==> flow/design.v <==
`timescale 1ns/1ps   
module fp_arithmetic_sequence_generator (
    input wire clk,                   
    input wire rst_n,                 
    input wire activate,              
    input wire [31:0] a1,             
    input wire [31:0] d,              
    input wire [31:0] n,              
    input wire [31:0] saddr,          
    output reg done,                  
    output reg [31:0] mem_addr,       
    output reg [31:0] mem_wdata,      
    output reg mem_write,             
    input wire mem_ready              
);
    localparam IDLE = 3'b000;        
    localparam INIT = 3'b001;        
    localparam LOAD_ADD = 3'b010;    
    localparam WAIT_ADD = 3'b011;    
    localparam MEM_WRITE = 3'b100;   
    localparam WAIT_MEM = 3'b101;    
    localparam UPDATE = 3'b110;      
    localparam FINISH = 3'b111;      
    reg [2:0] state;                 
    reg [31:0] counter;              
    reg [31:0] current_term;         
    reg [31:0] add_a, add_b;        
    reg add_start;                   
    wire [31:0] add_result;          
    wire add_done;                   
    fp_adder fp_add_inst (
        .clk(clk),
        .rst_n(rst_n),
        .a(add_a),
        .b(add_b),
        .start(add_start),
        .result(add_result),
        .done(add_done)
    );
    always @(posedge clk or negedge rst_n) begin
        if (!rst_n) begin
            state <= IDLE;
            counter <= 32'b0;
            current_term <= 32'b0;
            done <= 1'b0;
            add_start <= 1'b0;
            add_a <= 32'b0;
            add_b <= 32'b0;
            mem_addr <= 32'b0;
            mem_wdata <= 32'b0;
            mem_write <= 1'b0;
        end else begin
            add_start <= 1'b0;
            mem_write <= 1'b0;
            case (state)
                IDLE: begin
                    counter <= 32'b0;
                    done <= 1'b0;
                    if (activate) begin
                        state <= INIT;   
                    end
                end
                INIT: begin
                    current_term <= a1;          
                    counter <= 32'b0;            
                    mem_addr <= saddr;           
                    if (n == 32'b0)
                        state <= FINISH;         
                    else
                        state <= MEM_WRITE;      
                end
                LOAD_ADD: begin
                    add_a <= current_term;
                    add_b <= d;
                    add_start <= 1'b1;           
                    state <= WAIT_ADD;
                end
                WAIT_ADD: begin
                    if (add_done) begin
                        state <= MEM_WRITE;      
                    end
                end
                MEM_WRITE: begin
                    mem_wdata <= (counter == 0) ? a1 : add_result;
                    mem_write <= 1'b1;           
                    state <= WAIT_MEM;
                end
                WAIT_MEM: begin
                    if (mem_ready) begin
                        mem_addr <= mem_addr + 4;  
                        counter <= counter + 1'b1;  
                        if ((counter + 32'd1) >= n) begin
                            state <= FINISH;
                        end else if (counter == 0) begin
                            current_term <= a1;
                            state <= LOAD_ADD;   
                        end else begin
                            current_term <= add_result;
                            state <= LOAD_ADD;
                        end
                    end
                end
                FINISH: begin
                    done <= 1'b1;               
                    if (!activate) begin
                        state <= IDLE;          
                    end
                end
                default: state <= IDLE;         
            endcase
        end
    end
endmodule
module fp_adder (
    input wire clk,
    input wire rst_n,
    input wire [31:0] a,         
    input wire [31:0] b,         
    input wire start,            
    output reg [31:0] result,    
    output reg done              
);
    reg [31:0] a_reg, b_reg;    
    reg a_sign, b_sign;          
    reg [7:0] a_exp, b_exp;      
    reg [23:0] a_mant, b_mant;   
    reg [7:0] result_exp;        
    reg result_sign;             
    reg [24:0] result_mant;      
    reg [7:0] exp_diff;          
    localparam IDLE = 3'h0;       
    localparam UNPACK = 3'h1;     
    localparam ALIGN = 3'h2;      
    localparam ADD = 3'h3;        
    localparam NORMALIZE = 3'h4;  
    localparam PACK = 3'h5;       
    reg [2:0] state;
    always @(posedge clk or negedge rst_n) begin
        if (!rst_n) begin
            state <= IDLE;
            result <= 32'b0;
            done <= 1'b0;
        end else begin
            done <= 1'b0;   
            case (state)
                IDLE: begin
                    if (start) begin
                        a_reg <= a;   
                        b_reg <= b;
                        state <= UNPACK;
                    end
                end
                UNPACK: begin
                    a_sign <= a_reg[31];
                    a_exp <= a_reg[30:23];
                    a_mant <= {1'b1, a_reg[22:0]};   
                    b_sign <= b_reg[31];
                    b_exp <= b_reg[30:23];
                    b_mant <= {1'b1, b_reg[22:0]};   
                    state <= ALIGN;
                end
                ALIGN: begin
                    if (a_exp > b_exp) begin
                        exp_diff <= a_exp - b_exp;
                        b_mant <= ((a_exp - b_exp) > 24) ? 24'b0 : (b_mant >> (a_exp - b_exp));
                        result_exp <= a_exp;
                    end else begin
                        exp_diff <= b_exp - a_exp;
                        a_mant <= ((b_exp - a_exp) > 24) ? 24'b0 : (a_mant >> (b_exp - a_exp));
                        result_exp <= b_exp;
                    end
                    state <= ADD;
                end
                ADD: begin
                    if (a_sign == b_sign) begin
                        result_mant <= a_mant + b_mant;
                        result_sign <= a_sign;
                    end else begin
                        if (a_mant >= b_mant) begin
                            result_mant <= a_mant - b_mant;
                            result_sign <= a_sign;
                        end else begin
                            result_mant <= b_mant - a_mant;
                            result_sign <= b_sign;
                        end
                    end
                    state <= NORMALIZE;
                end
                NORMALIZE: begin
                    if (result_mant[24]) begin
                        result_mant <= result_mant >> 1;
                        result_exp <= result_exp + 1;
                        state <= PACK;
                    end else if (result_mant[23:0] != 0) begin
                        if (!result_mant[23]) begin
                            result_mant <= result_mant << 1;
                            result_exp <= result_exp - 1;
                        end else begin
                            state <= PACK;
                        end
                    end else begin
                        result_exp <= 8'b0;
                        state <= PACK;
                    end
                end
                PACK: begin
                    result <= {result_sign, result_exp, result_mant[22:0]};
                    done <= 1'b1;   
                    state <= IDLE;
                end
                default: state <= IDLE;   
            endcase
        end
    end
endmodule
==> flow/run.sh <==
#!/bin/bash
# the make line also repeats each setting of config.mk as NAME=value (left out here)
make -C /OpenROAD-flow-scripts/flow DESIGN_CONFIG=/design/flow/config.mk WORK_HOME=/design/flow/orfs CLKGATE_MAP_FILE= finish
==> flow/config.mk <==
export PLATFORM = sky130hd
export DESIGN_NAME = fp_arithmetic_sequence_generator
export DESIGN_NICKNAME = fp_arithmetic_sequence_generator
export VERILOG_FILES = /design/flow/design.v
export SDC_FILE = /design/flow/constraint.sdc
export NUM_CORES = 4
export LEC_CHECK = 0
export CAP_MARGIN = 20
export CORE_MARGIN = 2
export CORE_UTILIZATION = 68
export SLEW_MARGIN = 20
==> flow/constraint.sdc <==
create_clock -name core_clock -period 9.39 [get_ports {clk}]
set_input_delay 1.8780 -clock core_clock [delete_from_list [all_inputs] [get_ports {clk}]]
set_output_delay 1.8780 -clock core_clock [all_outputs]
set_load 0.01 [all_outputs]
==> impl_metrics.py, run 1 <==
# Generated from Yosys and OpenROAD reports
metrics = {
    "outcome": {
        "outcome": "timing/DRC/antenna clean",
    },
    "die": {
        "std_cell_rows": 70,
        "die_w_um": 197,
        "io_pins": 198,
        "fp.dieH_um": 197,
        "fp_util_pct": 69.2,
        "dieArea_sq_um": 38800,
        "core_region_area_sq_um": 36600,
    },
    "pwr": {
        "internal_power_w": 0.00321,
        "pwr-share-seq_pct": 47.7,
        "power_clock_w": 0.00177,
        "p_per_area_nw_per_um2": 153,
        "clkPwrFrac_pct": 40.0,
        "switching_share_pct": 27.5,
        "power.switching_w": 0.00122,
        "p_seq_w": 0.00211,
        "power-top-group": "registers",
        "p_leak_nw": 12.5,
        "peakVddDrop_uv": 197,
        "comb_power_share_pct": 12.3,
        "comb-power_w": 0.000544,
    },
    "final_timing": {
        "max_slew_margin_pct": 27.9,
        "setup_violations": 0,
        "finalCritPeriodShare_pct": 60.0,
        "max_freq_ghz": 0.177,
        "hold_viol_final": 0,
        "drv_slew": 0,
        "fin_tns_setup_ns": 0,
        "worst_pin_slew_ns": 1.07,
        "finalClockSkew_ns": 0.0322,
        "rsz0062_at_grt": "no",
        "layout_min_cycle_time_ns": 5.64,
        "worst_slack_ns": 3.76,
        "hold-worst-slack_ns": 0.420,
    },
    "route": {
        "drcViolationCount": 0,
        "drt_wl_total_mm": 94.0,
        "initialDrtViolationCount": 4027,
        "drt-pass1-iter-count": 10,
        "wl_per_cell_um": 29.4,
        "viasPerCell": 7.63,
        "vias": 24400,
        "ant_nets": 0,
    },
    "logic_synthesis": {
        "yosys.area_share.simple_pct": 13.7,
        "edf_count": 164,
        "ys_cells": 2580,
        "synthTopCellsByArea": "dfrtp_1 (24%), edfxtp_1 (19%), ha_1 (6.2%)",
        "yosys_register_bits": 405,
        "yosysUniqueCellTypes": 83,
        "yosys_most_used_dff": "dfrtp_1",
        "ys_sh_adder_pct": 6.57,
        "synth_warnings": 2,
        "ys_sh_mux_pct": 10.2,
        "synth_cells": 2580,
        "seq_area_frac_synth_pct": 43.3,
        "top_area_cell": "dfrtp_1",
        "most_common_cell": "dfrtp_1",
        "synthesis.area_sq_um": 25300,
        "fp_nets": 2842,
        "ys_sh_aoi_pct": 19.3,
        "yosys-top-cells-count": "dfrtp_1 (239), nor2_1 (189), inv_1 (171), nand2_1 (171), edfxtp_1 (164)",
        "yosys_area_sq_um": 25300,
        "async_flop_share_pct": 59.5,
        "xor_share_pct": 1.83,
        "yosysTopAreaCellShare_pct": 23.6,
        "top_logic_kind": "AND-OR/OR-AND gates",
        "syn_avg_cell_area_sq_um": 9.81,
    },
    "clocking": {
        "cts_buffers": 42,
        "cts_tree": "yes",
        "clockBufferDepth": 3,
        "clock_latency_ns": 0.62,
        "ctsResizeCount": 0,
        "htree_levels": 2,
        "post-cts-setup-buffer-count": 0,
        "ctsHoldBuffers": 0,
        "cts-root-buf": "clkbuf_16",
        "clkTransAtPathRegs_ns": 0.07,
        "numClockSinks": 405,
    },
    "placement": {
        "routabilityCongestion": 1.10,
        "port_buffers": 197,
        "dp.cells": 3114,
        "pre_cts_ws_ns": 4.52,
        "dp_hpwl_mm": 61.7,
    },
    "worst_setup_path": {
        "worst_r2r_path_depth": 16,
        "endpoint_kind": "flop",
        "critPathBufInv": 1,
        "rr_endpoint": "current_term[4]",
        "crit_path_end": "current_term[4]",
        "timing.rr.start": "counter[0]",
        "worstPathArrival_ns": 6.08,
        "path_max_fanout": 32,
        "critPathKind": "reg -> reg",
        "critPathLaunchType": "flop",
        "cp-startpoint": "counter[0]",
        "required_ns": 9.84,
        "crit_cells": 16,
        "cp_slowest_cell": "nor4_1",
        "crit_family": "simple AND/OR/NAND/NOR gates",
        "worstPathCellList": "ha_1, nand4_1, or3_1, nor2_1, nand3_1, nor4_1, nand4_1, xnor2_1, ha_1, a21o_1, a21o_1, nor2_1, buf_4, or3_1, o21ai_0, a221oi_1",
        "critPathMaxStageDelay_ns": 0.69,
        "r2r_setup_slack_ns": 3.76,
    },
    "grt": {
        "grt_first_pass_wirelength_mm": 144,
        "track_usage_pct": 48.8,
        "grt_antenna_before_repair": 5,
        "grt_max_degree": 163,
        "grt_pass1_vias": 24000,
        "grt-ovfl-total": 0,
    },
    "worst_hold_path": {
        "hold_depth": 0,
        "min_path_type": "reg -> reg",
        "min-delay-start": "fp_add_inst.a_reg[27]",
        "whs_endpoint": "fp_add_inst.a_exp[4]",
    },
    "cells_and_area": {
        "fin_cells": 3193,
        "fin_util_pct": 79.1,
        "area_growth_pct": 14.4,
        "num-fill-cells": 2040,
        "nets": 2952,
    },
    "run": {
        "drv_cap": 0,
        "warnings": 89,
    },
}
area by class of cell:
cell class	instances	area [sq um]	area share, %
Multi-Input combinational cell	1841	13100	45.3
Sequential cell	405	11000	37.9
Timing Repair Buffer	228	2220	7.67
Clock buffer	53	1120	3.88
Inverter	172	646	2.23
Tap cell	468	586	2.02
Clock inverter	25	287	0.989
Antenna cell	1	2.50	0.00864
layer usage:
layer  vias up  global-route usage (%)  share of wire [%]
li1       9798                       -                  -
met1     11500                    61.6                 34
met2      2415                    74.5                 44
met3       669                    15.0                 14
met4         6                    28.9                7.3
met5         -                       0              0.046
metrics by stage:
stage / area [sq um] / power (W)
2_1_floorplan: 25300 / 0.00235
3_3_place_gp: 27500 / 0.00257
3_5_place_dp: 27500 / 0.00262
4_1_cts: 28900 / 0.00438
5_1_grt: 29000 / 0.00450
6_report: 29000 / 0.00443
==> run 2: changes to the inputs <==
- CORE_UTILIZATION: 68 -> 70
- SETUP_SLACK_MARGIN: not set -> 0.73
- clock period: 9.39 -> 4.78 ns (I/O delays scaled with it)
==> run 2 against run 1 <==
Utilization up 5.6 points. Register-to-register slack worse by 3.2 ns. Cell area up 4.0%. Fmax up 32%. Clock skew up 0.00098 ns. Sequential power up 97%. Largest cell class unchanged. Synthesized cell count unchanged.
==> impl_metrics.py, run 2 <==
# Generated from Yosys and OpenROAD reports
metrics = {
    "cells_and_area": {
        "fin_util_pct": 84.7,
        "fin_area_sq_um": 30100,
        "area_growth_pct": 18.9,
        "nets": 3027,
    },
    "pwr": {
        "p_seq_w": 0.00416,
        "power-top-group": "registers",
        "clkPwrFrac_pct": 39.4,
        "p_per_area_nw_per_um2": 290,
        "internal_power_w": 0.00634,
        "p_total_w": 0.00875,
        "pwr-share-seq_pct": 47.6,
        "comb_power_share_pct": 13.0,
        "switching_share_pct": 27.5,
        "power.switching_w": 0.00241,
        "power_clock_w": 0.00345,
        "peakVddDrop_uv": 392,
        "comb-power_w": 0.00114,
        "p_leak_nw": 13.0,
    },
    "route": {
        "viasPerCell": 7.73,
        "wl_per_cell_um": 29.6,
        "drt-pass1-iter-count": 10,
        "vias": 25300,
        "initialDrtViolationCount": 4829,
        "drcViolationCount": 0,
        "ant_nets": 0,
        "drt_wl_total_mm": 96.6,
    },
    "logic_synthesis": {
        "fp_nets": 2842,
        "yosysTopAreaCellShare_pct": 23.6,
        "seq_area_frac_synth_pct": 43.3,
        "yosys_most_used_dff": "dfrtp_1",
        "yosys_register_bits": 405,
        "yosys-top-cells-count": "dfrtp_1 (239), nor2_1 (189), inv_1 (171), nand2_1 (171), edfxtp_1 (164)",
        "async_flop_share_pct": 59.5,
        "synthTopCellsByArea": "dfrtp_1 (24%), edfxtp_1 (19%), ha_1 (6.2%)",
        "xor_share_pct": 1.83,
        "ys_cells": 2580,
        "ys_sh_aoi_pct": 19.3,
        "ys_sh_mux_pct": 10.2,
        "top_logic_kind": "AND-OR/OR-AND gates",
        "synthesis.area_sq_um": 25300,
        "yosys_area_sq_um": 25300,
        "top_area_cell": "dfrtp_1",
        "most_common_cell": "dfrtp_1",
        "yosysUniqueCellTypes": 83,
        "edf_count": 164,
        "ys_sh_adder_pct": 6.57,
        "syn_avg_cell_area_sq_um": 9.81,
        "synth_cells": 2580,
        "synth_warnings": 2,
        "yosys.area_share.simple_pct": 13.7,
    },
    "worst_setup_path": {
        "crit_path_end": "current_term[2]",
        "critPathKind": "reg -> reg",
        "timing.rr.start": "counter[0]",
        "critPathBufInv": 3,
        "path_max_fanout": 20,
        "r2r_setup_slack_ns": 0.53,
        "worstPathArrival_ns": 4.75,
        "rr_endpoint": "current_term[2]",
        "crit_family": "simple AND/OR/NAND/NOR gates",
        "worst_r2r_path_depth": 18,
        "critPathMaxStageDelay_ns": 0.44,
        "cp_slowest_cell": "dfrtp_2",
        "worstPathCellList": "buf_4, nand3_4, nor4_4, and3_4, nand4_1, buf_4, nor2_4, and3_4, xor2_1, ha_1, a21o_1, a21o_1, a21o_1, nor2_2, buf_4, or3_1, o21ai_0, a221oi_2",
        "crit_cells": 18,
        "required_ns": 5.27,
        "cp-startpoint": "counter[0]",
        "endpoint_kind": "flop",
        "critPathLaunchType": "flop",
    },
    "grt": {
        "grt_util_met1_pct": 57.9,
        "met3_usage_pct": 13.0,
        "grt_first_pass_wirelength_mm": 134,
        "track_usage_pct": 45.5,
        "grt_max_degree": 85,
        "grt-ovfl-total": 0,
        "grt_antenna_before_repair": 8,
        "grt.busiest_layer": "met2",
        "use_met2_pct": 70.3,
        "grt_pass1_vias": 23400,
    },
    "final_timing": {
        "setup_violations": 0,
        "drv_slew": 0,
        "layout_min_cycle_time_ns": 4.25,
        "finalClockSkew_ns": 0.0332,
        "max_freq_ghz": 0.235,
        "fin_tns_setup_ns": 0,
        "max_slew_margin_pct": 36.6,
        "finalCritPeriodShare_pct": 89.0,
        "hold_viol_final": 0,
        "worst_pin_slew_ns": 0.951,
        "rsz0062_at_grt": "no",
    },
    "placement": {
        "routabilityCongestion": 1.09,
        "placedInstanceArea_sq_um": 27900,
        "dp_hpwl_mm": 59.4,
        "port_buffers": 197,
    },
    "die": {
        "die_w_um": 194,
        "dieArea_sq_um": 37700,
        "std_cell_rows": 69,
        "fp_util_pct": 71.2,
        "io_pins": 198,
        "core_region_area_sq_um": 35600,
        "fp.dieH_um": 194,
    },
    "clocking": {
        "cts_buffers": 42,
        "numClockSinks": 405,
        "clkTransAtPathRegs_ns": 0.07,
        "ctsHoldBuffers": 0,
        "cts-root-buf": "clkbuf_16",
        "htree_levels": 2,
        "clockBufferDepth": 3,
        "clock_latency_ns": 0.61,
        "cts_tree": "yes",
    },
    "run": {
        "drv_cap": 0,
        "warnings": 86,
    },
    "outcome": {
        "outcome": "timing/DRC/antenna clean",
    },
    "worst_hold_path": {
        "min_path_type": "in -> async",
    },
}
[run 2: cell type report]
| cell class | instances | area, sq um |
|---|---|---|
| antenna | 7 | 17.5 |
| clock buffer | 51 | 1130 |
| clock inverter | 27 | 275 |
| fill | 1731 | 5460 |
| inverter | 172 | 646 |
| multi-input combinational | 1841 | 13600 |
| sequential | 405 | 11000 |
| tap | 461 | 577 |
| timing repair buffer | 303 | 2910 |
[run 2: what timing repair did]
item,CTS,global route
buffers inserted,7,21
resized,31,77
hold endpoints to repair,0,0
pin swaps,5,17
gates cloned,0,3
endpoints found under the setup margin,65,82
[run 2: metrics by stage]
stage               hold WS [ns]  cells  setup WS [ns]
finish                     0.321   3267          0.526
global route               0.345   3264          0.387
CTS                        0.326   3236          0.740
detailed placement         0.411   3151          0.230
global placement           0.404   3151          0.510
floorplan                  0.352   2580          0.744
[run 2: routing by layer]
metal / vias to the layer above / share of wire (%)
met4: 4 / 8.5
met2: 2725 / 43
met5: - / 0.026
met3: 794 / 16
met1: 11800 / 32
li1: 9972 / -
==> run 3: changes to the inputs <==
- ABC_AREA: not set -> 1
- CELL_PAD_IN_SITES_DETAIL_PLACEMENT: not set -> 0
- CELL_PAD_IN_SITES_GLOBAL_PLACEMENT: not set -> 0
- CORE_UTILIZATION: 70 -> 72
- CTS_CLUSTER_DIAMETER: not set -> 74
- CTS_CLUSTER_SIZE: not set -> 25
- MAX_ROUTING_LAYER: not set -> met5
- PLACE_DENSITY: not set -> 0.81
- SETUP_SLACK_MARGIN: 0.73 -> 0.99
- SLEW_MARGIN: 20 -> 30
- clock period: 4.78 -> 3.57 ns (I/O delays scaled with it)
==> run 3 against run 2 <==
The flow now stops in global routing (5_1_grt). Synthesized cell count is 22% higher. Die area is 2.3% lower. Area after synthesis is 0.48% higher.
==> impl_metrics.py, run 3 <==
# Flow results
metrics = {
    "logic_synthesis": {
        "syn_avg_cell_area_sq_um": 8.09,
        "top_area_cell": "dfrtp_1",
        "async_flop_share_pct": 59.5,
        "synthesis.area_sq_um": 25400,
        "ys_sh_mux_pct": 2.83,
        "seq_area_frac_synth_pct": 43.1,
        "yosysTopAreaCellShare_pct": 23.5,
        "synthTopCellsByArea": "dfrtp_1 (24%), edfxtp_1 (19%), nand2_1 (12%)",
        "yosys_most_used_dff": "dfrtp_1",
        "edf_count": 164,
        "yosysUniqueCellTypes": 67,
        "ys_sh_aoi_pct": 12.9,
        "fp_nets": 3406,
        "synth_cells": 3144,
        "xor_share_pct": 4.10,
        "yosys_register_bits": 405,
        "top_logic_kind": "simple AND/OR/NAND/NOR gates",
        "ys_cells": 3144,
        "yosys-top-cells-count": "nand2_1 (834), inv_1 (354), o21ai_0 (255)",
        "yosys_area_sq_um": 25400,
        "ys_sh_adder_pct": 6.54,
        "yosys.area_share.simple_pct": 22.4,
        "most_common_cell": "nand2_1",
        "synth_warnings": 2,
    },
    "die": {
        "fp_util_pct": 73.5,
        "std_cell_rows": 68,
        "die_w_um": 192,
        "dieArea_sq_um": 36900,
        "core_region_area_sq_um": 34600,
        "io_pins": 198,
        "fp.dieH_um": 192,
    },
    "placement": {
        "placedInstanceArea_sq_um": 27900,
        "routabilityCongestion": 1.04,
        "dp.cells": 3705,
        "pre_cts_ws_ns": -0.236,
        "port_buffers": 197,
        "dp_hpwl_mm": 58.0,
    },
    "clocking": {
        "numClockSinks": 405,
        "clockBufferDepth": 3,
        "htree_levels": 1,
        "cts-root-buf": "clkbuf_16",
        "cts_buffers": 25,
    },
    "outcome": {
        "error": "[ERROR DPL-0038] Utilization greater than 100%, impossible to legalize",
        "outcome": "stopped before the end",
        "haltStage": "global routing (5_1_grt)",
    },
}
run 3: metrics by stage:
| stage | util [%] | total power [W] |
|---|---|---|
| after CTS | 91.8 | 0.0129 |
| after detailed placement | 80.6 | 0.00965 |
| after global placement | 80.6 | 0.00937 |
| after floorplan | - | 0.00811 |
run 3: what timing repair did:
action                                  CTS
gates resized                           465
hold buffers                              1
cloned                                   10
endpoints found under the hold margin     5
endpoints found under the setup margin  161
pin swaps                               145
buffers inserted                        122
==> run 4: changes to the inputs <==
- ABC_AREA: 1 -> not set
- CELL_PAD_IN_SITES_DETAIL_PLACEMENT: 0 -> not set
- CELL_PAD_IN_SITES_GLOBAL_PLACEMENT: 0 -> not set
- CTS_CLUSTER_DIAMETER: 74 -> 48
- CTS_CLUSTER_SIZE: 25 -> 13
- MAX_ROUTING_LAYER: met5 -> not set
- PLACE_DENSITY: 0.81 -> not set
- PLACE_DENSITY_LB_ADDON: not set -> 0.19
- SETUP_SLACK_MARGIN: 0.99 -> 2.72
- SLEW_MARGIN: 30 -> 20
- clock period: 3.57 -> 9.39 ns (I/O delays scaled with it)
==> run 4 against run 3 <==
Now clean on timing, DRC and antenna. Synthesized cell count down 18%. Area after synthesis decreased by 0.48%. Die area decreased by 0.47%.
==> impl_metrics.py, run 4 <==
# Generated from Yosys and OpenROAD reports
metrics = {
    "outcome": {
        "outcome": "timing/DRC/antenna clean",
    },
    "pwr": {
        "power_clock_w": 0.00168,
        "power-top-group": "registers",
        "p_per_area_nw_per_um2": 150,
        "switching_share_pct": 26.3,
        "clkPwrFrac_pct": 38.8,
        "p_seq_w": 0.00211,
        "p_leak_nw": 12.4,
        "pwr-share-seq_pct": 48.8,
        "comb-power_w": 0.000535,
        "internal_power_w": 0.00318,
        "power.switching_w": 0.00114,
        "peakVddDrop_uv": 155,
        "comb_power_share_pct": 12.4,
    },
    "worst_setup_path": {
        "required_ns": 9.81,
        "timing.rr.start": "counter[0]",
        "worst_r2r_path_depth": 16,
        "endpoint_kind": "flop",
        "critPathMaxStageDelay_ns": 0.63,
        "cp_slowest_cell": "nor4_1",
        "rr_endpoint": "current_term[8]",
        "crit_cells": 16,
        "crit_path_end": "current_term[8]",
        "cp-startpoint": "counter[0]",
        "worstPathArrival_ns": 5.87,
        "path_max_fanout": 33,
        "crit_family": "simple AND/OR/NAND/NOR gates",
        "critPathKind": "reg -> reg",
        "worstPathCellList": "ha_1, nand4_1, or3_1, nor2_1, nand3_1, nor4_1, nand4_1, xnor2_1, ha_1, a21o_1, a21o_1, nor2_1, buf_4, a21boi_2, buf_4, a221oi_1",
        "critPathLaunchType": "flop",
        "critPathBufInv": 2,
        "r2r_setup_slack_ns": 3.93,
    },
    "final_timing": {
        "max_slew_margin_pct": 28.1,
        "hold_viol_final": 0,
        "setup_violations": 0,
        "finalClockSkew_ns": 0.0358,
        "layout_min_cycle_time_ns": 5.46,
        "finalCritPeriodShare_pct": 58.1,
        "worst_pin_slew_ns": 1.08,
        "fin_tns_setup_ns": 0,
        "worst_slack_ns": 3.93,
        "max_freq_ghz": 0.183,
        "drv_slew": 0,
        "rsz0062_at_grt": "no",
        "hold-worst-slack_ns": 0.425,
    },
    "placement": {
        "port_buffers": 197,
        "routabilityCongestion": 1.13,
        "dp_hpwl_mm": 60.3,
        "placedInstanceArea_sq_um": 27500,
        "pre_cts_ws_ns": 4.38,
    },
    "route": {
        "wl_per_cell_um": 28.6,
        "top_layer": "met5",
        "drt-pass1-iter-count": 12,
        "drt_wl_total_mm": 90.9,
        "viasPerCell": 7.58,
        "drt-met1-wl_mm": 30.0,
        "initialDrtViolationCount": 4235,
        "vias": 24100,
        "ant_nets": 0,
        "drcViolationCount": 0,
        "wl_met3_mm": 13.3,
        "wl_met2_mm": 40.3,
    },
    "logic_synthesis": {
        "top_area_cell": "dfrtp_1",
        "yosysUniqueCellTypes": 83,
        "yosys_most_used_dff": "dfrtp_1",
        "synth_cells": 2580,
        "ys_cells": 2580,
        "ys_sh_aoi_pct": 19.3,
        "seq_area_frac_synth_pct": 43.3,
        "ys_sh_mux_pct": 10.2,
        "fp_nets": 2842,
        "top_logic_kind": "AND-OR/OR-AND gates",
        "yosys_register_bits": 405,
        "synthesis.area_sq_um": 25300,
        "synth_warnings": 2,
        "yosys.area_share.simple_pct": 13.7,
        "async_flop_share_pct": 59.5,
        "yosysTopAreaCellShare_pct": 23.6,
        "ys_sh_adder_pct": 6.57,
        "yosys_area_sq_um": 25300,
        "synthTopCellsByArea": "dfrtp_1 (24%), edfxtp_1 (19%), ha_1 (6.2%)",
        "syn_avg_cell_area_sq_um": 9.81,
        "yosys-top-cells-count": "dfrtp_1 (239), nor2_1 (189), inv_1 (171), nand2_1 (171), edfxtp_1 (164)",
        "xor_share_pct": 1.83,
        "edf_count": 164,
        "most_common_cell": "dfrtp_1",
    },
    "clocking": {
        "ctsResizeCount": 0,
        "post-cts-setup-buffer-count": 0,
        "cts-root-buf": "clkbuf_16",
        "ctsHoldBuffers": 0,
        "clockBufferDepth": 3,
        "clkTransAtPathRegs_ns": 0.07,
        "cts_tree": "yes",
        "numClockSinks": 405,
        "htree_levels": 2,
        "clock_latency_ns": 0.58,
        "cts_buffers": 41,
    },
    "grt": {
        "grt_first_pass_wirelength_mm": 138,
        "grt_max_degree": 160,
        "track_usage_pct": 49.5,
        "grt_pass1_vias": 23600,
        "grt_antenna_before_repair": 6,
        "grt-ovfl-total": 0,
    },
    "die": {
        "die_w_um": 192,
        "fp.dieH_um": 192,
        "std_cell_rows": 68,
        "io_pins": 198,
        "core_region_area_sq_um": 34500,
        "fp_util_pct": 73.3,
        "dieArea_sq_um": 36700,
    },
    "worst_hold_path": {
        "min-delay-start": "fp_add_inst.a_reg[31]",
        "whs_endpoint": "fp_add_inst.a_sign",
        "hold_depth": 0,
        "min_path_type": "reg -> reg",
    },
    "cells_and_area": {
        "nets": 2951,
        "num-fill-cells": 1799,
        "combGateArea_sq_um": 13100,
        "seq_area_sq_um": 11000,
        "area_growth_pct": 14.0,
        "fin_util_pct": 83.6,
        "fin_area_sq_um": 28900,
    },
    "run": {
        "warnings": 87,
        "drv_cap": 0,
    },
}
-- run 4: final cells by class --
| cell class | instances | share of cell area (%) |
|---|---|---|
| clock inverter | 13 | 0.758 |
| timing repair buffer | 228 | 7.70 |
| inverter | 172 | 2.24 |
| sequential | 405 | 38.0 |
| multi-input combinational | 1841 | 45.5 |
| antenna | 1 | 0.00867 |
| clock buffer | 62 | 3.86 |
| tap | 455 | 1.97 |
-- run 4: stage by stage --
step | power (W) | std cells
2_1_floorplan | 0.00235 | 2580
3_3_place_gp | 0.00258 | 3101
3_5_place_dp | 0.00262 | 3101
4_1_cts | 0.00428 | 3176
5_1_grt | 0.00442 | 3176
6_report | 0.00432 | 3177
-- run 4: routing by layer --
layer,vias up,GRT usage [%]
li1,9792,-
met1,11300,61.1
met2,2368,76.4
met3,641,15.7
met4,14,29.9
met5,-,0
==> run 5: changes to the inputs <==
- CAP_MARGIN: 20 -> 0
- CELL_PAD_IN_SITES_DETAIL_PLACEMENT: not set -> 2
- CORE_MARGIN: 2 -> 7
- CORE_UTILIZATION: 72 -> 40
- CTS_CLUSTER_DIAMETER: 48 -> 319
- CTS_CLUSTER_SIZE: 13 -> not set
- GPL_ROUTABILITY_DRIVEN: not set -> 0
- MIN_ROUTING_LAYER: not set -> met2
- PLACE_DENSITY_LB_ADDON: 0.19 -> not set
- SETUP_SLACK_MARGIN: 2.72 -> not set
- SLEW_MARGIN: 20 -> 30
- TNS_END_PERCENT: not set -> 70
- clock period: 9.39 -> 12.0 ns (I/O delays scaled with it)
==> run 5 against run 4 <==
The flow now stops in global routing (5_1_grt). Die area up 92%. Area after synthesis unchanged. Synthesized cell count unchanged.
==> impl_metrics.py, run 5 <==
# Flow results
metrics = {
    "outcome": {
        "outcome": "stopped before the end",
        "haltStage": "global routing (5_1_grt)",
        "error": "[ERROR GRT-0232] Routing congestion too high. Check the congestion heatmap in the GUI.",
    },
    "logic_synthesis": {
        "yosys_register_bits": 405,
        "ys_sh_aoi_pct": 19.3,
        "yosys_area_sq_um": 25300,
        "yosysUniqueCellTypes": 83,
        "seq_area_frac_synth_pct": 43.3,
        "syn_avg_cell_area_sq_um": 9.81,
        "top_logic_kind": "AND-OR/OR-AND gates",
        "yosysTopAreaCellShare_pct": 23.6,
        "ys_cells": 2580,
        "yosys_most_used_dff": "dfrtp_1",
        "synthesis.area_sq_um": 25300,
        "synthTopCellsByArea": "dfrtp_1 (24%), edfxtp_1 (19%), ha_1 (6.2%)",
        "ys_sh_mux_pct": 10.2,
        "top_area_cell": "dfrtp_1",
        "ys_sh_adder_pct": 6.57,
        "async_flop_share_pct": 59.5,
        "edf_count": 164,
        "xor_share_pct": 1.83,
        "synth_cells": 2580,
        "fp_nets": 2842,
        "synth_warnings": 2,
        "yosys-top-cells-count": "dfrtp_1 (239), nor2_1 (189), inv_1 (171), nand2_1 (171), edfxtp_1 (164)",
        "yosys.area_share.simple_pct": 13.7,
        "most_common_cell": "dfrtp_1",
    },
    "clocking": {
        "post-cts-setup-buffer-count": 0,
        "numClockSinks": 405,
        "clockBufferDepth": 3,
        "htree_levels": 2,
        "cts_buffers": 45,
        "ctsResizeCount": 0,
        "ctsHoldBuffers": 0,
        "cts-root-buf": "clkbuf_16",
    },
    "placement": {
        "dp_hpwl_mm": 84.0,
        "port_buffers": 197,
        "dp.cells": 3494,
        "placedInstanceArea_sq_um": 28100,
        "pre_cts_ws_ns": 6.44,
    },
    "die": {
        "fp_util_pct": 40.3,
        "dieArea_sq_um": 70500,
        "fp.dieH_um": 266,
        "core_region_area_sq_um": 62900,
        "io_pins": 198,
        "std_cell_rows": 92,
        "die_w_um": 266,
    },
    "grt": {
        "grt-ovfl-total": 153,
        "track_usage_pct": 69.3,
    },
}
[run 5: layer usage]
metal  GRT overflow  track usage (%)
met1              -                -
met5             30             56.6
met4             16             57.8
met2             13             72.1
met3             94             74.6
[run 5: per-stage QoR]
stage	hold WS (ns)	total power, W
after floorplan	0.352	0.00184
after global placement	0.405	0.00203
after detailed placement	0.412	0.00210
after CTS	0.425	0.00357
==> run 6: changes to the inputs <==
- CAP_MARGIN: 0 -> 20
- CELL_PAD_IN_SITES_DETAIL_PLACEMENT: 2 -> not set
- CORE_ASPECT_RATIO: not set -> 1.94
- CORE_MARGIN: 7 -> 2
- CTS_CLUSTER_DIAMETER: 319 -> 377
- CTS_CLUSTER_SIZE: not set -> 19
- GPL_ROUTABILITY_DRIVEN: 0 -> not set
- MIN_ROUTING_LAYER: met2 -> not set
- SLEW_MARGIN: 30 -> 20
- TNS_END_PERCENT: 70 -> 25
==> run 6 against run 5 <==
The run now finishes clean. Synthesized cell count unchanged. Area after synthesis unchanged. Die area decreased by 7.2%.
==> impl_metrics.py, run 6 <==
# Generated from Yosys and OpenROAD reports
metrics = {
    "outcome": {
        "outcome": "timing/DRC/antenna clean",
    },
    "worst_setup_path": {
        "worstPathArrival_ns": 5.81,
        "worst_r2r_path_depth": 11,
        "critPathMaxStageDelay_ns": 0.79,
        "endpoint_kind": "flop",
        "path_max_fanout": 19,
        "crit_family": "simple AND/OR/NAND/NOR gates",
        "critPathLaunchType": "flop",
        "critPathBufInv": 1,
        "timing.rr.start": "fp_add_inst.a_exp[4]",
        "crit_cells": 11,
        "crit_path_end": "fp_add_inst.a_mant[1]",
        "cp-startpoint": "fp_add_inst.a_exp[4]",
        "critPathKind": "reg -> reg",
        "rr_endpoint": "fp_add_inst.a_mant[1]",
        "worstPathCellList": "ha_1, and2_1, a311oi_1, nand3_1, nand2_1, buf_4, nand3_1, nand2_1, a211oi_1, a221oi_1, o2bb2ai_1",
        "r2r_setup_slack_ns": 6.49,
        "required_ns": 12.30,
        "cp_slowest_cell": "a221oi_1",
    },
    "logic_synthesis": {
        "synth_warnings": 2,
        "yosys_area_sq_um": 25300,
        "most_common_cell": "dfrtp_1",
        "async_flop_share_pct": 59.5,
        "yosys_register_bits": 405,
        "xor_share_pct": 1.83,
        "syn_avg_cell_area_sq_um": 9.81,
        "synthTopCellsByArea": "dfrtp_1 (24%), edfxtp_1 (19%), ha_1 (6.2%)",
        "fp_nets": 2842,
        "ys_cells": 2580,
        "ys_sh_aoi_pct": 19.3,
        "seq_area_frac_synth_pct": 43.3,
        "top_logic_kind": "AND-OR/OR-AND gates",
        "edf_count": 164,
        "ys_sh_adder_pct": 6.57,
        "yosys-top-cells-count": "dfrtp_1 (239), nor2_1 (189), inv_1 (171), nand2_1 (171), edfxtp_1 (164)",
        "top_area_cell": "dfrtp_1",
        "synth_cells": 2580,
        "yosysTopAreaCellShare_pct": 23.6,
        "ys_sh_mux_pct": 10.2,
        "yosys.area_share.simple_pct": 13.7,
        "yosys_most_used_dff": "dfrtp_1",
        "synthesis.area_sq_um": 25300,
        "yosysUniqueCellTypes": 83,
    },
    "route": {
        "wl_per_cell_um": 25.2,
        "initialDrtViolationCount": 1677,
        "vias": 21300,
        "drt_wl_total_mm": 89.3,
        "ant_nets": 0,
        "drcViolationCount": 0,
        "viasPerCell": 6.00,
        "drt-pass1-iter-count": 8,
    },
    "clocking": {
        "post-cts-setup-buffer-count": 0,
        "ctsResizeCount": 0,
        "clkTransAtPathRegs_ns": 0.10,
        "ctsHoldBuffers": 0,
        "htree_levels": 1,
        "clockBufferDepth": 3,
        "clock_latency_ns": 0.60,
        "cts_buffers": 25,
        "cts_tree": "yes",
        "cts-root-buf": "clkbuf_16",
        "numClockSinks": 405,
    },
    "grt": {
        "grt_first_pass_wirelength_mm": 136,
        "grt_antenna_before_repair": 3,
        "grt_pass1_vias": 21800,
        "grt-ovfl-total": 0,
        "grt_max_degree": 81,
        "track_usage_pct": 27.3,
    },
    "placement": {
        "routabilityCongestion": 0.985,
        "port_buffers": 197,
        "dp_hpwl_mm": 69.1,
    },
    "worst_hold_path": {
        "min_path_type": "reg -> reg",
        "min-delay-start": "fp_add_inst.a_reg[24]",
        "hold_depth": 0,
        "whs_endpoint": "fp_add_inst.a_exp[1]",
    },
    "die": {
        "die_w_um": 185,
        "std_cell_rows": 128,
        "core_region_area_sq_um": 62800,
        "fp_util_pct": 40.3,
        "dieArea_sq_um": 65400,
        "fp.dieH_um": 354,
        "io_pins": 198,
    },
    "run": {
        "drv_cap": 0,
        "warnings": 84,
    },
    "pwr": {
        "p_leak_nw": 12.2,
        "peakVddDrop_uv": 103,
        "power_clock_w": 0.000883,
        "p_per_area_nw_per_um2": 101,
        "clkPwrFrac_pct": 30.4,
        "comb-power_w": 0.000383,
        "power.switching_w": 0.000747,
        "comb_power_share_pct": 13.2,
        "internal_power_w": 0.00216,
        "pwr-share-seq_pct": 56.5,
        "power-top-group": "registers",
        "p_seq_w": 0.00164,
        "switching_share_pct": 25.7,
    },
    "cells_and_area": {
        "area_growth_pct": 13.8,
        "nets": 2944,
        "fin_util_pct": 45.9,
    },
    "final_timing": {
        "rsz0062_at_grt": "no",
        "worst_pin_slew_ns": 0.991,
        "layout_min_cycle_time_ns": 5.51,
        "max_freq_ghz": 0.182,
        "fin_tns_setup_ns": 0,
        "hold_viol_final": 0,
        "finalClockSkew_ns": 0.0302,
        "max_slew_margin_pct": 33.8,
        "finalCritPeriodShare_pct": 45.9,
        "drv_slew": 0,
        "setup_violations": 0,
    },
}
[run 6: cell type report]
| cell class | instances | area, sq um |
|---|---|---|
| Clock buffer | 42 | 689 |
| Multi-Input combinational cell | 1841 | 13100 |
| Fill cell | 6018 | 34000 |
| Antenna cell | 1 | 2.50 |
| Tap cell | 845 | 1060 |
| Timing Repair Buffer | 237 | 2290 |
| Sequential cell | 405 | 11000 |
| Inverter | 172 | 646 |
| Clock inverter | 2 | 25.0 |
[run 6: through the flow]
| step | area (sq um) | hold slack [ns] | power, W | worst slack (ns) | instances |
|---|---|---|---|---|---|
| after floorplan | 25300 | 0.352 | 0.00184 | 7.37 | 2580 |
| after global placement | 28100 | 0.406 | 0.00204 | 6.53 | 3499 |
| after detailed placement | 28100 | 0.405 | 0.00205 | 6.46 | 3499 |
| after CTS | 28800 | 0.405 | 0.00294 | 6.74 | 3543 |
| after global routing | 28800 | 0.417 | 0.00303 | 6.22 | 3544 |
| final | 28800 | 0.404 | 0.00291 | 6.49 | 3545 |
[run 6: metal layers]
layer / global-route usage, % / up-vias / wire length, um
met3: 4.09 / 233 / 4700
met2: 50.4 / 791 / 47000
met1: 29.4 / 10500 / 31800
met5: 0 / - / 26
li1: - / 9770 / -
met4: 15.4 / 4 / 5780
==> run 7: changes to the inputs <==
- ABC_AREA: not set -> 1
- CELL_PAD_IN_SITES_DETAIL_PLACEMENT: not set -> 0
- CELL_PAD_IN_SITES_GLOBAL_PLACEMENT: not set -> 0
- CORE_ASPECT_RATIO: 1.94 -> not set
- CORE_UTILIZATION: 40 -> 72
- CTS_CLUSTER_DIAMETER: 377 -> 127
- CTS_CLUSTER_SIZE: 19 -> 49
- HOLD_SLACK_MARGIN: not set -> -0.1
- MAX_ROUTING_LAYER: not set -> met5
- PLACE_DENSITY: not set -> 0.76
- SETUP_SLACK_MARGIN: not set -> -0.3
- SLEW_MARGIN: 20 -> 15
- TNS_END_PERCENT: 25 -> not set
- clock period: 12.0 -> 2.96 ns (I/O delays scaled with it)
==> run 7 against run 6 <==
Die area decreased by 44%. Area after synthesis increased by 0.48%. The flow now stops in global routing (5_1_grt). Synthesized cell count increased by 22%.
==> impl_metrics.py, run 7 <==
# Flow results
metrics = {
    "die": {
        "core_region_area_sq_um": 34600,
        "fp_util_pct": 73.5,
        "dieArea_sq_um": 36900,
        "std_cell_rows": 68,
        "fp.dieH_um": 192,
        "io_pins": 198,
        "die_w_um": 192,
    },
    "logic_synthesis": {
        "edf_count": 164,
        "synthesis.area_sq_um": 25400,
        "ys_sh_adder_pct": 6.54,
        "ys_cells": 3144,
        "syn_avg_cell_area_sq_um": 8.09,
        "top_area_cell": "dfrtp_1",
        "synthTopCellsByArea": "dfrtp_1 (24%), edfxtp_1 (19%), nand2_1 (12%)",
        "yosys_most_used_dff": "dfrtp_1",
        "yosys_register_bits": 405,
        "seq_area_frac_synth_pct": 43.1,
        "top_logic_kind": "simple AND/OR/NAND/NOR gates",
        "fp_nets": 3406,
        "yosys-top-cells-count": "nand2_1 (834), inv_1 (354), o21ai_0 (255)",
        "xor_share_pct": 4.10,
        "async_flop_share_pct": 59.5,
        "yosysUniqueCellTypes": 67,
        "synth_warnings": 2,
        "synth_cells": 3144,
        "ys_sh_aoi_pct": 12.9,
        "most_common_cell": "nand2_1",
        "yosysTopAreaCellShare_pct": 23.5,
        "ys_sh_mux_pct": 2.83,
        "yosys_area_sq_um": 25400,
        "yosys.area_share.simple_pct": 22.4,
    },
    "clocking": {
        "numClockSinks": 405,
        "cts_buffers": 13,
        "cts-root-buf": "clkbuf_16",
        "clockBufferDepth": 3,
        "htree_levels": 1,
    },
    "placement": {
        "port_buffers": 197,
        "pre_cts_ws_ns": -0.903,
        "dp_hpwl_mm": 66.3,
        "routabilityCongestion": 1.06,
    },
    "grt": {
        "grt-ovfl-total": 82,
        "track_usage_pct": 73.8,
    },
    "outcome": {
        "outcome": "stopped before the end",
        "error": "[ERROR GRT-0232] Routing congestion too high. Check the congestion heatmap in the GUI.",
        "haltStage": "global routing (5_1_grt)",
    },
}
-- run 7: repair_timing --
item,CTS
pin swaps,16
hold buffers,1
resized,45
cloned,4
setup buffers,25
endpoints found under the setup margin,64
endpoints found under the hold margin,18
-- run 7: routing by layer --
metal  overflow  track usage, %
met3          3            54.9
met1          1            75.9
met2         39            91.7
met5          0            22.9
met4         39            72.0
-- run 7: through the flow --
step | std cells | instance area (sq um)
CTS | 4020 | 30800
detailed placement | 3971 | 29900
global placement | 3971 | 29900
floorplan | 3144 | 25500
==> run 8: changes to the inputs <==
- ABC_AREA: 1 -> not set
- CELL_PAD_IN_SITES_DETAIL_PLACEMENT: 0 -> not set
- CELL_PAD_IN_SITES_GLOBAL_PLACEMENT: 0 -> not set
- CORE_UTILIZATION: 72 -> 57
- CTS_CLUSTER_DIAMETER: 127 -> not set
- CTS_CLUSTER_SIZE: 49 -> not set
- HOLD_SLACK_MARGIN: -0.1 -> not set
- MAX_ROUTING_LAYER: met5 -> not set
- PLACE_DENSITY: 0.76 -> not set
- SETUP_SLACK_MARGIN: -0.3 -> 2.09
- SLEW_MARGIN: 15 -> 20
- clock period: 2.96 -> 6.97 ns (I/O delays scaled with it)
==> run 8 against run 7 <==
Now clean on timing, DRC and antenna. Synthesized cell count shrank 18%. Die area grew 25%. Area after synthesis shrank 0.48%.
==> impl_metrics.py, run 8 <==
# Generated from Yosys and OpenROAD reports
metrics = {
    "outcome": {
        "outcome": "timing/DRC/antenna clean",
    },
    "pwr": {
        "comb-power_w": 0.000650,
        "p_leak_nw": 12.5,
        "power_clock_w": 0.00242,
        "p_per_area_nw_per_um2": 201,
        "internal_power_w": 0.00441,
        "pwr-share-seq_pct": 47.8,
        "clkPwrFrac_pct": 41.1,
        "peakVddDrop_uv": 183,
        "switching_share_pct": 25.0,
        "power.switching_w": 0.00147,
        "p_seq_w": 0.00282,
        "power-top-group": "registers",
        "comb_power_share_pct": 11.0,
    },
    "worst_setup_path": {
        "worst_r2r_path_depth": 11,
        "critPathBufInv": 1,
        "endpoint_kind": "flop",
        "cp_slowest_cell": "nor3_1",
        "r2r_setup_slack_ns": 2.25,
        "timing.rr.start": "fp_add_inst.b_exp[4]",
        "crit_path_end": "fp_add_inst.a_mant[11]",
        "crit_cells": 11,
        "worstPathCellList": "inv_1, ha_1, and2_1, a311oi_1, nand3_1, nand2_2, o31ai_1, xnor2_2, nor3_1, nand2_1, o221ai_1",
        "critPathKind": "reg -> reg",
        "required_ns": 7.34,
        "critPathMaxStageDelay_ns": 0.70,
        "rr_endpoint": "fp_add_inst.a_mant[11]",
        "critPathLaunchType": "flop",
        "worstPathArrival_ns": 5.09,
        "crit_family": "simple AND/OR/NAND/NOR gates",
        "path_max_fanout": 20,
        "cp-startpoint": "fp_add_inst.b_exp[4]",
    },
    "logic_synthesis": {
        "ys_cells": 2580,
        "synth_cells": 2580,
        "xor_share_pct": 1.83,
        "synthesis.area_sq_um": 25300,
        "synth_warnings": 2,
        "yosys.area_share.simple_pct": 13.7,
        "top_logic_kind": "AND-OR/OR-AND gates",
        "synthTopCellsByArea": "dfrtp_1 (24%), edfxtp_1 (19%), ha_1 (6.2%)",
        "yosysTopAreaCellShare_pct": 23.6,
        "ys_sh_adder_pct": 6.57,
        "fp_nets": 2842,
        "yosys_area_sq_um": 25300,
        "top_area_cell": "dfrtp_1",
        "yosysUniqueCellTypes": 83,
        "ys_sh_mux_pct": 10.2,
        "yosys_most_used_dff": "dfrtp_1",
        "syn_avg_cell_area_sq_um": 9.81,
        "yosys-top-cells-count": "dfrtp_1 (239), nor2_1 (189), inv_1 (171), nand2_1 (171), edfxtp_1 (164)",
        "most_common_cell": "dfrtp_1",
        "yosys_register_bits": 405,
        "async_flop_share_pct": 59.5,
        "ys_sh_aoi_pct": 19.3,
        "edf_count": 164,
        "seq_area_frac_synth_pct": 43.3,
    },
    "die": {
        "fp_util_pct": 57.5,
        "core_region_area_sq_um": 44000,
        "dieArea_sq_um": 46100,
        "die_w_um": 215,
        "io_pins": 198,
        "fp.dieH_um": 215,
        "std_cell_rows": 77,
    },
    "final_timing": {
        "rsz0062_at_grt": "yes",
        "setup_violations": 0,
        "finalCritPeriodShare_pct": 67.7,
        "max_freq_ghz": 0.212,
        "worst_pin_slew_ns": 1.08,
        "hold-worst-slack_ns": 0.419,
        "hold_viol_final": 0,
        "worst_slack_ns": 2.25,
        "finalClockSkew_ns": 0.0234,
        "max_slew_margin_pct": 28.1,
        "drv_slew": 0,
        "layout_min_cycle_time_ns": 4.72,
        "fin_tns_setup_ns": 0,
    },
    "worst_hold_path": {
        "min-delay-start": "fp_add_inst.a_reg[30]",
        "min_path_type": "reg -> reg",
        "whs_endpoint": "fp_add_inst.a_exp[7]",
        "hold_depth": 0,
    },
    "grt": {
        "grt_max_degree": 171,
        "grt-ovfl-total": 0,
        "track_usage_pct": 34.3,
        "grt_antenna_before_repair": 3,
        "grt_first_pass_wirelength_mm": 124,
        "grt_pass1_vias": 21300,
    },
    "cells_and_area": {
        "num-fill-cells": 3496,
        "nets": 2952,
        "fin_area_sq_um": 29300,
        "fin_util_pct": 66.4,
        "area_growth_pct": 15.6,
    },
    "route": {
        "vias": 21700,
        "drcViolationCount": 0,
        "drt-pass1-iter-count": 6,
        "initialDrtViolationCount": 2258,
        "viasPerCell": 6.53,
        "drt_wl_total_mm": 80.0,
        "ant_nets": 0,
        "wl_per_cell_um": 24.1,
    },
    "clocking": {
        "clockBufferDepth": 3,
        "numClockSinks": 405,
        "clkTransAtPathRegs_ns": 0.07,
        "cts_tree": "yes",
        "htree_levels": 2,
        "post-cts-setup-buffer-count": 0,
        "cts-root-buf": "clkbuf_16",
        "clock_latency_ns": 0.59,
        "cts_buffers": 45,
    },
    "placement": {
        "routabilityCongestion": 1.04,
        "port_buffers": 197,
        "placedInstanceArea_sq_um": 27700,
        "pre_cts_ws_ns": 2.13,
        "dp_hpwl_mm": 58.4,
    },
    "run": {
        "drv_cap": 0,
        "warnings": 90,
    },
}
==> run 8: final cells by class <==
| type | count | area (sq um) | share of cell area (%) |
|---|---|---|---|
| multi-input combinational | 1842 | 13200 | 45.1 |
| sequential | 405 | 11000 | 37.5 |
| timing repair buffer | 224 | 2190 | 7.49 |
| clock buffer | 59 | 1260 | 4.31 |
| tap | 592 | 741 | 2.53 |
| inverter | 172 | 646 | 2.21 |
| clock inverter | 25 | 258 | 0.881 |
| antenna | 1 | 2.50 | 0.00855 |
==> run 8: routing by layer <==
metal / vias to the layer above / GRT usage (%) / share of wire [%] / wire length (um)
met5: - / 0 / 0.019 / 15
met4: 2 / 12.1 / 3.4 / 2690
met2: 1076 / 53.2 / 45 / 36100
li1: 9807 / - / - / -
met3: 162 / 6.72 / 8.6 / 6910
met1: 10600 / 48.2 / 43 / 34300
==> run 8: metrics by stage <==
step	total power, W	instances
6_report	0.00589	3320
5_1_grt	0.00611	3319
4_1_cts	0.00592	3318
3_5_place_dp	0.00350	3234
3_3_place_gp	0.00348	3234
2_1_floorplan	0.00316	2580
==> run 8: what timing repair did <==
action	in CTS	in global routing
hold buffers	0	0
resized	0	12
endpoints found under the setup margin	0	74
==> run 9: changes to the inputs <==
- CORE_UTILIZATION: 57 -> 44
- SETUP_SLACK_MARGIN: 2.09 -> not set
- clock period: 6.97 -> 9.34 ns (I/O delays scaled with it)
==> run 9 against run 8 <==
Worst hold slack got worse by 0.0017 ns. Cell area up 0.75%. Count of clock-buffer cells in the layout unchanged. First-iteration DRC count shrank 12%. Sequential power shrank 25%. Non-clock buffer count is 7 higher. Flip-flop count stayed put. Sequential share of layout area decreased by 0.29 points. Clock skew decreased by 0.012 ns. Routed wire length up 7.3%. Synthesized cell count did not move.
==> impl_metrics.py, run 9 <==
# Generated from Yosys and OpenROAD reports
metrics = {
    "logic_synthesis": {
        "syn_avg_cell_area_sq_um": 9.81,
        "edf_count": 164,
        "xor_share_pct": 1.83,
        "yosys_area_sq_um": 25300,
        "synth_cells": 2580,
        "fp_nets": 2842,
        "async_flop_share_pct": 59.5,
        "ys_sh_adder_pct": 6.57,
        "most_common_cell": "dfrtp_1",
        "synthesis.area_sq_um": 25300,
        "ys_sh_aoi_pct": 19.3,
        "yosysTopAreaCellShare_pct": 23.6,
        "yosys_most_used_dff": "dfrtp_1",
        "yosys_register_bits": 405,
        "ys_cells": 2580,
        "yosysUniqueCellTypes": 83,
        "top_logic_kind": "AND-OR/OR-AND gates",
        "seq_area_frac_synth_pct": 43.3,
        "yosys.area_share.simple_pct": 13.7,
        "synth_warnings": 2,
        "synthTopCellsByArea": "dfrtp_1 (24%), edfxtp_1 (19%), ha_1 (6.2%)",
        "top_area_cell": "dfrtp_1",
        "yosys-top-cells-count": "dfrtp_1 (239), nor2_1 (189), inv_1 (171), nand2_1 (171), edfxtp_1 (164)",
        "ys_sh_mux_pct": 10.2,
    },
    "worst_setup_path": {
        "worst_r2r_path_depth": 15,
        "cp-startpoint": "counter[2]",
        "critPathMaxStageDelay_ns": 0.71,
        "worstPathCellList": "nand2_1, nor4_1, and3_1, nand4_1, nor2_1, and3_1, xor2_1, ha_1, a21o_1, a21o_1, a21o_1, nor2_2, a21boi_2, buf_4, a221oi_1",
        "critPathBufInv": 1,
        "critPathKind": "reg -> reg",
        "cp_slowest_cell": "nor4_1",
        "cp_common_cell": "a21o_1",
        "endpoint_kind": "flop",
        "r2r_setup_slack_ns": 4.12,
        "rr_endpoint": "current_term[19]",
        "worstPathArrival_ns": 5.64,
        "path_max_fanout": 20,
        "crit_cells": 15,
        "crit_family": "simple AND/OR/NAND/NOR gates",
        "timing.rr.start": "counter[2]",
        "required_ns": 9.76,
        "crit_path_end": "current_term[19]",
        "critPathLaunchType": "flop",
    },
    "route": {
        "vias": 21700,
        "drcViolationCount": 0,
        "viasPerCell": 6.20,
        "ant_nets": 0,
        "drt_wl_total_mm": 85.9,
        "wl_per_cell_um": 24.6,
        "initialDrtViolationCount": 1986,
        "drt-pass1-iter-count": 6,
    },
    "pwr": {
        "p_seq_w": 0.00211,
        "switching_share_pct": 25.0,
        "power.switching_w": 0.00112,
        "clkPwrFrac_pct": 41.8,
        "comb_power_share_pct": 11.0,
        "p_per_area_nw_per_um2": 151,
        "pwr-share-seq_pct": 47.2,
        "peakVddDrop_uv": 152,
        "comb-power_w": 0.000489,
        "p_leak_nw": 12.5,
        "power-top-group": "registers",
        "internal_power_w": 0.00335,
        "power_clock_w": 0.00187,
    },
    "clocking": {
        "cts-root-buf": "clkbuf_16",
        "cts_tree": "yes",
        "ctsResizeCount": 0,
        "htree_levels": 2,
        "clock_latency_ns": 0.59,
        "post-cts-setup-buffer-count": 0,
        "ctsHoldBuffers": 0,
        "clockBufferDepth": 3,
        "cts_buffers": 47,
        "numClockSinks": 405,
        "clkTransAtPathRegs_ns": 0.06,
    },
    "placement": {
        "pre_cts_ws_ns": 4.07,
        "routabilityCongestion": 0.929,
        "dp_hpwl_mm": 64.5,
        "port_buffers": 197,
    },
    "die": {
        "dieArea_sq_um": 59500,
        "std_cell_rows": 87,
        "die_w_um": 244,
        "fp.dieH_um": 244,
        "fp_util_pct": 44.7,
        "io_pins": 198,
        "core_region_area_sq_um": 56600,
    },
    "final_timing": {
        "finalClockSkew_ns": 0.0114,
        "worst_slack_ns": 4.12,
        "rsz0062_at_grt": "no",
        "finalCritPeriodShare_pct": 55.9,
        "fin_tns_setup_ns": 0,
        "worst_pin_slew_ns": 1.00,
        "hold-worst-slack_ns": 0.417,
        "max_freq_ghz": 0.192,
        "hold_viol_final": 0,
        "layout_min_cycle_time_ns": 5.22,
        "max_slew_margin_pct": 32.9,
        "drv_slew": 0,
        "setup_violations": 0,
    },
    "grt": {
        "grt_first_pass_wirelength_mm": 132,
        "track_usage_pct": 28.6,
        "grt_pass1_vias": 21100,
        "grt_max_degree": 75,
        "grt-ovfl-total": 0,
        "grt_antenna_before_repair": 4,
    },
    "cells_and_area": {
        "area_growth_pct": 16.4,
        "nets": 2960,
    },
    "run": {
        "warnings": 84,
        "drv_cap": 0,
    },
    "outcome": {
        "outcome": "timing/DRC/antenna clean",
    },
    "worst_hold_path": {
        "min-delay-start": "fp_add_inst.a_reg[27]",
        "whs_endpoint": "fp_add_inst.a_exp[4]",
        "min_path_type": "reg -> reg",
        "hold_depth": 0,
    },
}
[run 9: per-layer routing]
metal | GRT usage (%) | part of all wire, %
met1 | 41.7 | 46
met2 | 43.4 | 44
met3 | 5.77 | 7.2
met4 | 7.10 | 2.4
met5 | 0 | 0.065
[run 9: area by class of cell]
type / count / area, sq um
Timing Repair Buffer: 231 / 2230
Multi-Input combinational cell: 1841 / 13100
Clock inverter: 28 / 282
Sequential cell: 405 / 11000
Antenna cell: 1 / 2.50
Inverter: 172 / 646
Fill cell: 5196 / 27100
Tap cell: 756 / 946
Clock buffer: 59 / 1260
[run 9: per-stage QoR]
| stage | instance area, sq um | utilization [%] | instances | total power (W) |
|---|---|---|---|---|
| 3_3_place_gp | 27900 | 49.3 | 3405 | 0.00261 |
| 6_report | 29500 | 52.1 | 3493 | 0.00446 |
| 5_1_grt | 29500 | 52.1 | 3492 | 0.00464 |
| 2_1_floorplan | 25300 | - | 2580 | 0.00236 |
| 3_5_place_dp | 27900 | 49.3 | 3405 | 0.00263 |
| 4_1_cts | 29500 | 52.1 | 3492 | 0.00450 |
==> run 10: changes to the inputs <==
- CAP_MARGIN: 20 -> 0
- CELL_PAD_IN_SITES_DETAIL_PLACEMENT: not set -> 2
- CELL_PAD_IN_SITES_GLOBAL_PLACEMENT: not set -> 2
- CORE_MARGIN: 2 -> 7
- CORE_UTILIZATION: 44 -> 52
- CTS_CLUSTER_DIAMETER: not set -> 351
- GPL_ROUTABILITY_DRIVEN: not set -> 1
- MAX_ROUTING_LAYER: not set -> met4
- MIN_ROUTING_LAYER: not set -> met1
- SLEW_MARGIN: 20 -> 30
- TNS_END_PERCENT: not set -> 70
- clock period: 9.34 -> 12.0 ns (I/O delays scaled with it)
==> run 10 against run 9 <==
The run now fails in detailed placement (3_5_place_dp). Synthesized cell count is the same. Die area shrank 7.4%. Area after synthesis is the same.
==> impl_metrics.py, run 10 <==
# Flow results
metrics = {
    "logic_synthesis": {
        "yosysUniqueCellTypes": 83,
        "ys_sh_mux_pct": 10.2,
        "synthesis.area_sq_um": 25300,
        "top_area_cell": "dfrtp_1",
        "synth_cells": 2580,
        "top_logic_kind": "AND-OR/OR-AND gates",
        "yosys_most_used_dff": "dfrtp_1",
        "ys_sh_aoi_pct": 19.3,
        "xor_share_pct": 1.83,
        "yosys_area_sq_um": 25300,
        "ys_cells": 2580,
        "fp_nets": 2842,
        "yosysTopAreaCellShare_pct": 23.6,
        "yosys.area_share.simple_pct": 13.7,
        "synthTopCellsByArea": "dfrtp_1 (24%), edfxtp_1 (19%), ha_1 (6.2%)",
        "async_flop_share_pct": 59.5,
        "ys_sh_adder_pct": 6.57,
        "most_common_cell": "dfrtp_1",
        "syn_avg_cell_area_sq_um": 9.81,
        "yosys-top-cells-count": "dfrtp_1 (239), nor2_1 (189), inv_1 (171), nand2_1 (171), edfxtp_1 (164)",
        "edf_count": 164,
        "seq_area_frac_synth_pct": 43.3,
        "yosys_register_bits": 405,
        "synth_warnings": 2,
    },
    "die": {
        "core_region_area_sq_um": 47800,
        "io_pins": 198,
        "dieArea_sq_um": 55100,
        "die_w_um": 235,
        "fp.dieH_um": 235,
        "fp_util_pct": 52.9,
        "std_cell_rows": 80,
    },
    "outcome": {
        "outcome": "stopped before the end",
        "haltStage": "detailed placement (3_5_place_dp)",
        "error": "[ERROR DPL-0033] detailed placement checks failed during check placement.",
    },
    "placement": {
        "port_buffers": 197,
        "routabilityCongestion": 0.955,
    },
}
## run 10: through the flow
| stage | instances | power, W | cell area (sq um) | hold slack (ns) |
|---|---|---|---|---|
| after floorplan | 2580 | 0.00184 | 25300 | 0.352 |
| after global placement | 3258 | 0.00203 | 27700 | 0.402 |
==> run 11: changes to the inputs <==
- CAP_MARGIN: 0 -> 20
- CELL_PAD_IN_SITES_DETAIL_PLACEMENT: 2 -> not set
- CELL_PAD_IN_SITES_GLOBAL_PLACEMENT: 2 -> not set
- CORE_MARGIN: 7 -> 2
- CORE_UTILIZATION: 52 -> 70
- CTS_CLUSTER_DIAMETER: 351 -> 361
- GPL_ROUTABILITY_DRIVEN: 1 -> not set
- MAX_ROUTING_LAYER: met4 -> not set
- MIN_ROUTING_LAYER: met1 -> not set
- SETUP_SLACK_MARGIN: not set -> -0.36
- SLEW_MARGIN: 30 -> 20
- TNS_END_PERCENT: 70 -> not set
- clock period: 12.0 -> 3.57 ns (I/O delays scaled with it)
==> run 11 against run 10 <==
The layout now fails its checks (setup timing). Synthesized cell count is the same. Die area down 32%. Area after synthesis stayed put.
==> impl_metrics.py, run 11 <==
# Generated from Yosys and OpenROAD reports
metrics = {
    "outcome": {
        "violations": "setup timing",
        "outcome": "complete, but fails checks",
    },
    "final_timing": {
        "setup_violations": 72,
        "finalClockSkew_ns": 0.0367,
        "finalCritPeriodShare_pct": 135,
        "max_slew_margin_pct": 14.5,
        "hold_viol_final": 0,
        "rsz0062_at_grt": "yes",
        "hold-worst-slack_ns": 0.422,
        "worst_pin_slew_ns": 1.27,
        "layout_min_cycle_time_ns": 4.82,
        "fin_tns_setup_ns": -31.96,
        "max_freq_ghz": 0.207,
        "drv_slew": 0,
        "worst_slack_ns": -1.25,
    },
    "clocking": {
        "htree_levels": 2,
        "numClockSinks": 405,
        "clockBufferDepth": 3,
        "cts-root-buf": "clkbuf_16",
        "clkTransAtPathRegs_ns": 0.07,
        "cts_tree": "yes",
        "cts_buffers": 42,
        "clock_latency_ns": 0.63,
    },
    "route": {
        "drt_wl_total_mm": 108,
        "drt-pass1-iter-count": 11,
        "initialDrtViolationCount": 5307,
        "vias": 26700,
        "ant_nets": 0,
        "drcViolationCount": 0,
        "wl_per_cell_um": 31.3,
        "viasPerCell": 7.77,
    },
    "die": {
        "io_pins": 198,
        "fp.dieH_um": 194,
        "dieArea_sq_um": 37700,
        "core_region_area_sq_um": 35600,
        "fp_util_pct": 71.2,
        "die_w_um": 194,
        "std_cell_rows": 69,
    },
    "pwr": {
        "internal_power_w": 0.00879,
        "comb_power_share_pct": 13.3,
        "pwr-share-seq_pct": 45.9,
        "p_per_area_nw_per_um2": 388,
        "comb-power_w": 0.00163,
        "clkPwrFrac_pct": 40.7,
        "power-top-group": "registers",
        "power.switching_w": 0.00346,
        "p_seq_w": 0.00562,
        "peakVddDrop_uv": 500,
        "switching_share_pct": 28.2,
        "p_leak_nw": 13.9,
        "power_clock_w": 0.00499,
    },
    "logic_synthesis": {
        "async_flop_share_pct": 59.5,
        "yosys.area_share.simple_pct": 13.7,
        "ys_sh_aoi_pct": 19.3,
        "ys_cells": 2580,
        "top_logic_kind": "AND-OR/OR-AND gates",
        "ys_sh_adder_pct": 6.57,
        "yosys_register_bits": 405,
        "yosys_area_sq_um": 25300,
        "synthTopCellsByArea": "dfrtp_1 (24%), edfxtp_1 (19%), ha_1 (6.2%)",
        "seq_area_frac_synth_pct": 43.3,
        "most_common_cell": "dfrtp_1",
        "synthesis.area_sq_um": 25300,
        "yosys-top-cells-count": "dfrtp_1 (239), nor2_1 (189), inv_1 (171), nand2_1 (171), edfxtp_1 (164)",
        "yosysUniqueCellTypes": 83,
        "xor_share_pct": 1.83,
        "yosys_most_used_dff": "dfrtp_1",
        "edf_count": 164,
        "syn_avg_cell_area_sq_um": 9.81,
        "synth_cells": 2580,
        "yosysTopAreaCellShare_pct": 23.6,
        "top_area_cell": "dfrtp_1",
        "synth_warnings": 2,
        "ys_sh_mux_pct": 10.2,
        "fp_nets": 2842,
    },
    "worst_setup_path": {
        "worst_r2r_path_depth": 18,
        "cp_slowest_cell": "o21ai_0",
        "worstPathCellList": "ha_2, nand4_1, or3_4, nor2_4, nand3_4, nor4_4, nand4_1, buf_4, xnor2_4, ha_1, a21o_1, a21o_1, nor2_4, buf_4, buf_6, or3_1, o21ai_0, a221oi_2",
        "critPathLaunchType": "flop",
        "critPathMaxStageDelay_ns": 0.45,
        "cp-startpoint": "counter[1]",
        "path_max_fanout": 7,
        "endpoint_kind": "flop",
        "crit_cells": 18,
        "required_ns": 4.06,
        "rr_endpoint": "current_term[21]",
        "critPathBufInv": 3,
        "crit_path_end": "current_term[21]",
        "crit_family": "simple AND/OR/NAND/NOR gates",
        "worstPathArrival_ns": 5.32,
        "r2r_setup_slack_ns": -1.25,
        "timing.rr.start": "counter[1]",
        "critPathKind": "reg -> reg",
    },
    "grt": {
        "grt_first_pass_wirelength_mm": 145,
        "grt_pass1_vias": 24900,
        "grt-ovfl-total": 0,
        "grt_antenna_before_repair": 9,
        "grt_max_degree": 170,
        "track_usage_pct": 49.4,
    },
    "worst_hold_path": {
        "min-delay-start": "fp_add_inst.a_reg[25]",
        "whs_endpoint": "fp_add_inst.a_exp[2]",
        "hold_depth": 0,
        "min_path_type": "reg -> reg",
    },
    "placement": {
        "dp_hpwl_mm": 63.9,
        "port_buffers": 197,
        "routabilityCongestion": 1.11,
        "pre_cts_ws_ns": -0.444,
    },
    "cells_and_area": {
        "area_growth_pct": 24.7,
        "nets": 3200,
        "fin_util_pct": 88.7,
        "combGateArea_sq_um": 13600,
        "seq_area_sq_um": 11000,
        "num-fill-cells": 1505,
    },
    "run": {
        "drv_cap": 0,
        "warnings": 91,
    },
}
run 11: metrics by stage:
step | std cells | total power (W) | cell area (sq um)
floorplan | 2580 | 0.00617 | 25300
detailed placement | 3337 | 0.00693 | 29400
global placement | 3337 | 0.00681 | 29400
CTS | 3416 | 0.0118 | 31000
global route | 3433 | 0.0124 | 31600
finish | 3436 | 0.0122 | 31600
run 11: per-layer routing:
layer  track usage (%)  vias up  wire length (um)
li1                  -    10300                 -
met1              63.4    12200             34400
met2              75.5     3066             44800
met3              15.1     1075             17400
met4              26.9       14             10900
met5                 0        -               127
run 11: layout make-up:
cell class                 count  area share (%)
inverter                     172            2.05
tap                          461            1.83
sequential                   405            34.7
timing repair buffer         476            13.7
clock buffer                  53            3.59
clock inverter                24            1.11
multi-input combinational   1841            43.0
antenna                        4          0.0317
run 11: what timing repair did:
| item | in CTS | in global routing |
|---|---|---|
| pin swaps | 1 | 20 |
| hold buffers | 1 | 0 |
| endpoints found under the hold margin | 18 | 0 |
| buffers inserted | 1 | 9 |
| cloned | 0 | 9 |
| endpoints found under the setup margin | 30 | 52 |
| gates resized | 24 | 67 |
No activity file was given, so power comes from the tool's default toggle rates.
